== alpha ==
## lms_core
module lms_core #(
    parameter WIDTH = 16,
    parameter FRAC  = 8
)(
    input wire clk,
    input wire rst,
    input wire start,
    input wire signed [WIDTH-1:0] x_in,
    input wire signed [WIDTH-1:0] d_in,
    output reg signed [WIDTH-1:0] y_out,
    output reg signed [WIDTH-1:0] e_out,
    output reg done
);
make LEC_CHECK=0 CAP_MARGIN=20 CORE_MARGIN=2 CORE_UTILIZATION=70 CTS_CLUSTER_SIZE=48 HOLD_SLACK_MARGIN=0.29 PLACE_DENSITY_LB_ADDON=0.01 SETUP_SLACK_MARGIN=1.26 SLEW_MARGIN=40 finish   # period 4.31 ns
run.sh (not shown) runs the stock make flow with config.mk's settings and CLKGATE_MAP_FILE=.
alpha | ERROR | global routing
Setup changes, alpha to beta
==> flow/config.mk <==
export PLATFORM = sky130hd
export DESIGN_NAME = lms_core
export DESIGN_NICKNAME = lms_core
export VERILOG_FILES = /design/flow/design.v
export SDC_FILE = /design/flow/constraint.sdc
export NUM_CORES = 4
export LEC_CHECK = 0
export CAP_MARGIN = 5
export CORE_MARGIN = 2
export CORE_UTILIZATION = 72
export CTS_CLUSTER_DIAMETER = 106
export PLACE_DENSITY = 0.63
export SETUP_SLACK_MARGIN = 0.51
export SLEW_MARGIN = 20
==> flow/constraint.sdc <==
create_clock -name core_clock -period 6.22 [get_ports {clk}]
set_input_delay 1.2440 -clock core_clock [delete_from_list [all_inputs] [get_ports {clk}]]
set_output_delay 1.2440 -clock core_clock [all_outputs]
set_load 0.01 [all_outputs]
### Flow results
STATUS run=beta STAGES=ALL_DONE FINAL_CHECKS=FAILED CAUSE=setup timing
Compared with alpha, beta shows floorplan core density higher by 1.9 points.
The higher die size of beta and alpha is in alpha.
Between beta and alpha, cell area after placement is higher for alpha, beta comes in under that.
When beta is set beside alpha, its post-CTS setup buffer count turns out to be 87 smaller.
Compared with alpha, in beta die boundary width fell by 3.1 um; post-synthesis cell type count did not really move.
The following lists how gamma was set up differently from beta:
-- flow/config.mk --
<<< beta, line 8
export CAP_MARGIN = 5
>>> gamma, line 8
export ABC_AREA = 1
export CAP_MARGIN = 0
export CORE_ASPECT_RATIO = 0.91
<<< beta, line 11
export CTS_CLUSTER_DIAMETER = 106
export PLACE_DENSITY = 0.63
>>> gamma, line 13
export CTS_CLUSTER_DIAMETER = 54
export CTS_CLUSTER_SIZE = 93
export MAX_ROUTING_LAYER = met4
<<< beta, line 15
>>> gamma, line 18
export TNS_END_PERCENT = 75
==> flow/constraint.sdc <==
create_clock -name core_clock -period 6.18 [get_ports {clk}]
set_input_delay 1.2360 -clock core_clock [delete_from_list [all_inputs] [get_ports {clk}]]
set_output_delay 1.2360 -clock core_clock [all_outputs]
set_load 0.01 [all_outputs]
==> results <==
Of gamma and beta, the run reporting the higher area share of and-or/or-and cells after synthesis was gamma.
Ran to the end and failed final checks on setup timing: gamma.
Comparing gamma and beta, the higher portion of netlist area occupied by mux cells was measured on beta.
Looking only at part of the cycle the worst path needs, and setting everything else aside, the higher value of gamma and beta goes to beta.
Time the final worst path needs with I/O delays and setup: gamma vs beta down 0.082 ns
NOTE total power draw beta->gamma increased by more than half
Changes observed in gamma relative to beta: proportion of total power due to net switching has increased, synthesized area has increased, clock network power share has decreased, worst setup slack has increased, layout overhead on the synthesized area has increased.
Changes in delta relative to gamma:
-- flow/config.mk --
<<< gamma, line 9
export CAP_MARGIN = 0
export CORE_ASPECT_RATIO = 0.91
>>> delta, line 9
export CAP_MARGIN = 20
<<< gamma, line 13
export CTS_CLUSTER_DIAMETER = 54
export CTS_CLUSTER_SIZE = 93
export MAX_ROUTING_LAYER = met4
export SETUP_SLACK_MARGIN = 0.51
>>> delta, line 12
export CTS_CLUSTER_DIAMETER = 374
export CTS_CLUSTER_SIZE = 99
export PLACE_DENSITY = 0.42
<<< gamma, line 18
export TNS_END_PERCENT = 75
>>> delta, line 16
==> flow/constraint.sdc <==
create_clock -name core_clock -period 2.3 [get_ports {clk}]
set_input_delay 0.4600 -clock core_clock [delete_from_list [all_inputs] [get_ports {clk}]]
set_output_delay 0.4600 -clock core_clock [all_outputs]
set_load 0.01 [all_outputs]
--- outcome ---
Compared gamma against delta; post-synthesis share of cell area spent on and-or and or-and gates within noise.
delta against gamma; height of the die is up by a few percent.
As far as number of buffers added on ports is concerned, gamma and delta perform about the same.
Die area essentially unchanged between gamma and delta.
[compare] base=gamma new=delta: number of synthesized register bits saw little to no change; worst slack after detailed placement saw a decrease.
As the logs show, delta stopped at clock tree synthesis after a tool error, so it never reached the end of the flow.
Comparing delta and gamma, the higher placement-stage cell area is on delta.

* * *

## JK
lms_core again, from the RTL that the note above started with.
// lms_core
module lms_core #(
    parameter WIDTH = 16,
    parameter FRAC  = 8
)(
    input wire clk,
    input wire rst,
    input wire start,
    input wire signed [WIDTH-1:0] x_in,
    input wire signed [WIDTH-1:0] d_in,
    output reg signed [WIDTH-1:0] y_out,
    output reg signed [WIDTH-1:0] e_out,
    output reg done
);
==> flow/config.mk <==
export PLATFORM = sky130hd
export DESIGN_NAME = lms_core
export DESIGN_NICKNAME = lms_core
export VERILOG_FILES = /design/flow/design.v
export SDC_FILE = /design/flow/constraint.sdc
export NUM_CORES = 4
export LEC_CHECK = 0
export CAP_MARGIN = 20
export CELL_PAD_IN_SITES_DETAIL_PLACEMENT = 1
export CELL_PAD_IN_SITES_GLOBAL_PLACEMENT = 3
export CORE_ASPECT_RATIO = 0.8
export CORE_MARGIN = 2
export CORE_UTILIZATION = 40
export CTS_CLUSTER_DIAMETER = 125
export GPL_TIMING_DRIVEN = 0
export HOLD_SLACK_MARGIN = 0.05
export MIN_ROUTING_LAYER = met2
export SETUP_SLACK_MARGIN = 1.16
export SLEW_MARGIN = 25
==> flow/constraint.sdc <==
create_clock -name core_clock -period 7.55 [get_ports {clk}]
set_input_delay 1.5100 -clock core_clock [delete_from_list [all_inputs] [get_ports {clk}]]
set_output_delay 1.5100 -clock core_clock [all_outputs]
set_load 0.01 [all_outputs]
The inputs of MS differ from those of JK as listed below.
- removing HOLD_SLACK_MARGIN (formerly 0.05)
- removing CELL_PAD_IN_SITES_DETAIL_PLACEMENT (formerly 1)
- setting PLACE_DENSITY to 0.67 for the first time
- changing SLEW_MARGIN from 25 to 20
- removing CELL_PAD_IN_SITES_GLOBAL_PLACEMENT (formerly 3)
- removing CORE_ASPECT_RATIO (formerly 0.8)
- removing MIN_ROUTING_LAYER (formerly met2)
- removing GPL_TIMING_DRIVEN (formerly 0)
- changing SETUP_SLACK_MARGIN from 1.16 to 1.21
- changing CTS_CLUSTER_DIAMETER from 125 to 59
- changing CORE_UTILIZATION from 40 to 72
- changing CAP_MARGIN from 20 to 0
- changing the clock period (ns, I/O delays scaled along) from 7.55 to 7.03
### Flow results
On power, MS and JK are basically level.
MS vs JK — last weighted congestion value of the routability-driven placer dropped 5.0%.
JK → MS: number of buffers other than clock buffers in the final layout dropped about 40%, clock-cell share of area barely changed, worst-case setup margin in the final layout climbed 0.24 ns, via count dropped 14100.
In the flow results for MS and JK, the fmax is larger on MS.
Of the two values seen for global routing's busiest layer, met3 was produced by JK and met2 by MS.
No activity file was given, so power comes from the tool's default toggle rates.
